## fadd_sub
module fadd_sub(
  input logic        clk_i,
  input logic [31:0] operand_a,
  input logic [31:0] operand_b,
  output logic[31:0] result_o
);
For scale: roughly 1900 cells after synthesis, roughly 66 flip-flops, ~97 I/O pins, ~0.011 sq mm of cells after synthesis.
clock: 9.71 ns
lec_check: 0
abc_area: 1
cap_margin: 15
core_margin: 2
core_utilization: 66
cts_cluster_diameter: 29
cts_cluster_size: 72
max_routing_layer: met5
slew_margin: 35
tns_end_percent: 95
run.sh (not shown) runs the stock make flow with config.mk's settings and CLKGATE_MAP_FILE=.
Then changed:
- ABC_AREA: 1 -> unset
- CAP_MARGIN: 15 -> 20
- CORE_UTILIZATION: 66 -> 11
- CTS_CLUSTER_DIAMETER: 29 -> unset
- CTS_CLUSTER_SIZE: 72 -> unset
- MAX_ROUTING_LAYER: met5 -> unset
- SLEW_MARGIN: 35 -> 20
- TNS_END_PERCENT: 95 -> unset
- clock period: 9.71 -> 12.8 ns (I/O delays scaled with it)
Outcome: Cell area grows by 2.6%; non-clock buffer count shrinks by 3; sequential power shrinks by 21%; power shrinks by 32%; global-route usage shrinks by 35 points; cell count grows by 23%; synthesized area shrinks by 7.0%.
Then changed:
- CELL_PAD_IN_SITES_GLOBAL_PLACEMENT: unset -> 1
- CORE_UTILIZATION: 11 -> 43
- clock period: 12.8 -> 12.0 ns (I/O delays scaled with it)
Effect:
- synthesized area is unchanged
- core utilization increases by 37 points
- final area decreases by 8.3%
- routed wire length fell by 8.4%
- global-route usage came out higher by 22 points
- setup slack gets worse by 0.14 ns
- non-clock buffer count rose by 5

Starting RTL as in the previous note.
clock: 6.66 ns
lec_check: 0
abc_area: 1
cap_margin: 20
core_margin: 2
core_utilization: 66
cts_cluster_diameter: 375
cts_cluster_size: 99
place_density: 0.36
slew_margin: 20
tns_end_percent: 5
The first run stopped in global routing.
Rerun with:
- ABC_AREA: 1 -> default
- CORE_UTILIZATION: 66 -> 46
- CTS_CLUSTER_DIAMETER: 375 -> default
- CTS_CLUSTER_SIZE: 99 -> default
- PLACE_DENSITY: 0.36 -> default
- TNS_END_PERCENT: 5 -> default
- clock period: 6.66 -> 11.7 ns (I/O delays scaled with it)
=> This time the run produced a clean layout. Die area goes up by about 32%. Synthesized area goes down by 7.0%. Synthesized cell count goes down by about 28%.

== run 1 ==
The RTL this note starts from:
==> flow/design.v <==
/*verilator lint_off UNUSEDSIGNAL*/
/*verilator lint_off MULTITOP*/
/*verilator lint_off WIDTH*//*verilator lint_off LATCH*/
module fadd_sub(
  input logic        clk_i,
  input logic [31:0] operand_a,
  input logic [31:0] operand_b,
  output logic[31:0] result_o
);
  logic [7:0]  a_exponent, b_exponent;             
  logic [7:0]  result_exponent;
  logic [23:0] a_mantissa, b_mantissa;             
  logic [24:0] result_mantissa;
  logic        a_sign, b_sign, result_sign;        
  logic [23:0] tmp_mantissa;
  logic [7:0]  in_e, out_e;
  logic [24:0] in_m, out_m;
  logic [7:0]  diff;
always_ff@(posedge(clk_i))
begin
  a_sign <= operand_a[31];
  b_sign <= operand_b[31];
  if(operand_a[30:23]==0)
    begin
      a_exponent <= (operand_a[22:0] != 0)? 8'b00000001 : 8'b00000000;
      a_mantissa <= {1'b0,operand_a[22:0]};
    end
  else
    begin
      a_exponent <= operand_a[30:23];
      a_mantissa <= {1'b1,operand_a[22:0]};
    end
  if(operand_b[30:23]==0)
    begin
      b_exponent <= (operand_b[22:0] != 0)? 8'b00000001 : 8'b00000000;
      b_mantissa <= {1'b0,operand_b[22:0]};
    end
  else
    begin
      b_exponent <= operand_b[30:23];
      b_mantissa <= {1'b1,operand_b[22:0]};
    end
end
always_comb
begin
  diff         = 8'd0;
  tmp_mantissa = 24'd0;
  if(a_exponent == b_exponent)
    begin
      result_exponent = a_exponent;
      if(a_sign == b_sign)                                                     
        begin
          result_sign           = a_sign;
          result_mantissa       = a_mantissa + b_mantissa;
        end
      else                                                                    
        begin
          if(a_mantissa > b_mantissa)
            begin
              result_sign     = a_sign;
              result_mantissa = a_mantissa - b_mantissa;
            end
          else
            begin
              result_sign     = b_sign;
              result_mantissa = b_mantissa - a_mantissa;
            end
        end
    end
  else                                                                               
    begin
      if(a_exponent > b_exponent)
        begin
          result_sign     = a_sign;
          result_exponent = a_exponent;
          diff            = a_exponent - b_exponent;
          tmp_mantissa    = b_mantissa >> diff;
          if(a_sign == b_sign)
            result_mantissa = a_mantissa + tmp_mantissa;
          else
            result_mantissa = a_mantissa - tmp_mantissa;
        end
      else
        begin
          result_sign      = b_sign;
          result_exponent  = b_exponent;
          diff             = b_exponent - a_exponent;
          tmp_mantissa     = a_mantissa >> diff;
          if(a_sign == b_sign)
            result_mantissa  = b_mantissa + tmp_mantissa;
          else
            result_mantissa  = b_mantissa - tmp_mantissa;
        end
    end
  if(result_mantissa[24]==1)
    begin
      result_exponent = result_exponent + 8'd1;
      result_mantissa = result_mantissa >> 1;
    end
  result_o = {result_sign, result_exponent, result_mantissa[22:0]};
end
endmodule
clock: 12.0 ns
lec_check: 0
abc_area: 1
cap_margin: 20
core_margin: 3
core_utilization: 40
min_routing_layer: met2
slew_margin: 20
Inputs modified between run 1 and run 2:
Settings: CORE_MARGIN now 2, was 3; MAX_ROUTING_LAYER now met4, previously not set; CELL_PAD_IN_SITES_GLOBAL_PLACEMENT now 0, previously not set; MIN_ROUTING_LAYER no longer set, was met2; ABC_AREA no longer set, was 1; CORE_UTILIZATION now 43, was 40.
==> results <==
When run 2 is set beside run 1, its final routed wirelength across all metal layers turns out to be about 17% smaller.
Of run 1 and run 2, the higher number of DRC markers in iteration 0 belongs to run 1.
Against run 1, run 2 comes in 0.57 points higher on proportion of cell area spent on the clock network.
--- input diff run 2..run 3 ---
Settings: a deleted MAX_ROUTING_LAYER that had been met4; an added CTS_CLUSTER_DIAMETER of 187; a change of CORE_UTILIZATION from 43 to 40; an added CTS_CLUSTER_SIZE of 100; a deleted CELL_PAD_IN_SITES_GLOBAL_PLACEMENT that had been 0; an added TNS_END_PERCENT of 15; a change of CORE_MARGIN from 2 to 7.
Comparing run 2 against run 3, there is no change at all in largest fanout on the critical path. What run 3 reported for chip area has to be multiplied by 0.829 to get the figure for run 2. Run 2 -> run 3: design area flat. Taking run 2 as 1.0, run 3 lands at 0.929 on pin count of the biggest net entering global routing. The sequential fraction of design power of run 2 and that of run 3 are within noise of each other.
Here is what was changed in the inputs of run 4 compared with run 3.
Settings: setting HOLD_SLACK_MARGIN to -0.09 for the first time; changing CTS_CLUSTER_SIZE from 100 to 54; removing CTS_CLUSTER_DIAMETER (formerly 187); removing TNS_END_PERCENT (formerly 15); changing CORE_MARGIN from 7 to 6; setting CORE_ASPECT_RATIO to 0.54 for the first time; changing CORE_UTILIZATION from 40 to 43; setting MAX_ROUTING_LAYER to met5 for the first time; setting CELL_PAD_IN_SITES_DETAIL_PLACEMENT to 1 for the first time; setting CELL_PAD_IN_SITES_GLOBAL_PLACEMENT to 3 for the first time.
Tool error GPL-0301 stopped run 4 during global placement; no final results.
On count of different cell masters after synthesis, run 3 and run 4 are neck and neck.
Of run 3 and run 4, run 4 shows the higher x dimension of the die, with run 3 below it.
On die size, run 3 loses to run 4.
### run 4 -> run 5
Settings: HOLD_SLACK_MARGIN removed (was -0.09); MAX_ROUTING_LAYER removed (was met5); CELL_PAD_IN_SITES_GLOBAL_PLACEMENT removed (was 3); CORE_UTILIZATION changed from 43 to 23; CORE_ASPECT_RATIO removed (was 0.54); CORE_MARGIN changed from 6 to 2; CTS_CLUSTER_SIZE removed (was 54); CELL_PAD_IN_SITES_DETAIL_PLACEMENT removed (was 1); the clock period (ns, I/O delays scaled along) changed from 12.0 to 18.6.
Results
Run 5: all stages complete, timing, DRC and antenna checks passed
Synthesized area essentially unchanged between run 4 and run 5.
Diff run 4 -> run 5: effective utilization at floorplan lost 21 points, y dimension of the die picked up an extra 72%, placeable core region picked up an extra 21,000 um2, post-synthesis mux area share neither gained nor lost much.
Comparing number of core rows for run 4 and run 5, the smaller number came from run 4.

## JK
// fadd_sub: RTL as listed in full above, without the edits since
Settings: LEC_CHECK=0, CAP_MARGIN=15, CORE_MARGIN=10, CORE_UTILIZATION=66, CTS_CLUSTER_DIAMETER=166, CTS_CLUSTER_SIZE=99, MAX_ROUTING_LAYER=met5, PLACE_DENSITY=0.61, SETUP_SLACK_MARGIN=-1.04, SLEW_MARGIN=35, TNS_END_PERCENT=10; clock period 14.7 ns.
JK: flow completed, timing, DRC and antenna clean
Relative to JK, the following input files were edited for MS:
Settings: swapping 66 for 43 in CORE_UTILIZATION; swapping 10 for 6 in CORE_MARGIN; swapping 166 for 179 in CTS_CLUSTER_DIAMETER.
Findings:
- Between MS and JK, it is MS whose sum of internal, switching and leakage power is lower, by 1.3%.
- Routed wire length on met3, JK and MS: higher on JK
- Between MS and JK, the combinational power does not differ in any meaningful way.
- MS: die size is about 33% higher than what JK reported.
- [MS] global routing met2 resource utilization fell 12 points relative to JK
[inputs] AL vs MS
Settings: a change of TNS_END_PERCENT from 10 to 95; a change of CTS_CLUSTER_SIZE from 99 to 62; an added GPL_ROUTABILITY_DRIVEN of 1; a change of SETUP_SLACK_MARGIN from -1.04 to 0.48; a deleted PLACE_DENSITY that had been 0.61; an added CELL_PAD_IN_SITES_GLOBAL_PLACEMENT of 3; an added GPL_TIMING_DRIVEN of 1; an added PLACE_DENSITY_LB_ADDON of 0.19; an added ABC_AREA of 1; a deleted CTS_CLUSTER_DIAMETER that had been 179; a change of CORE_MARGIN from 6 to 2; a change of SLEW_MARGIN from 35 to 40; a change of CORE_UTILIZATION from 43 to 47; an added MIN_ROUTING_LAYER of met1; an added CORE_ASPECT_RATIO of 0.51.
==> comparison <==
Of MS and AL, AL shows the lower die outline height, with MS above it.
Looking at largest non-sequential cell family by area, the AND-OR/OR-AND gates result is from MS; the simple AND/OR/NAND/NOR gates one comes from AL.
As the logs show, AL stopped at global placement without I/O after a tool error, so it never reached the end of the flow.
Going from MS to AL, placeable core region shrinks by 0.59%.
Yosys stat chip area | AL above MS
Cmp MS and AL / mux share of post-synthesis cell area / lower: AL
Share of synthesized cell area in and-or and or-and compound cells: MS and AL compared, higher one is MS
Simple logic cell fraction of the synthesized area (higher): AL
The inputs of TR differ from those of AL as listed below.
Settings: PLACE_DENSITY now 0.61, previously not set; GPL_ROUTABILITY_DRIVEN no longer set, was 1; SLEW_MARGIN now 5, was 40; MIN_ROUTING_LAYER no longer set, was met1; CORE_ASPECT_RATIO no longer set, was 0.51; PLACE_DENSITY_LB_ADDON no longer set, was 0.19; CTS_CLUSTER_DIAMETER now 245, previously not set; SETUP_SLACK_MARGIN now -1.04, was 0.48; GPL_TIMING_DRIVEN no longer set, was 1; CELL_PAD_IN_SITES_GLOBAL_PLACEMENT no longer set, was 3; CORE_MARGIN now 6, was 2; TNS_END_PERCENT now 10, was 95; CTS_CLUSTER_SIZE now 99, was 62; CORE_UTILIZATION now 43, was 47.
Notes after the runs:
Across TR and AL, a clean result was obtained everywhere but in AL. What ended AL was a tool error in global placement without I/O; the run never finished. TR against AL; placeable core region is up by a little under 10%. Summary of TR over AL: number of standard-cell rows in the floorplan went up by 18, overall die area went up by about 20%, horizontal die dimension went down by 21%, compound-gate portion of the synthesized area was more or less identical. TR vs. AL: core utilization at floorplan went down by 3.5 points.
No activity file was given, so power comes from the tool's default toggle rates.
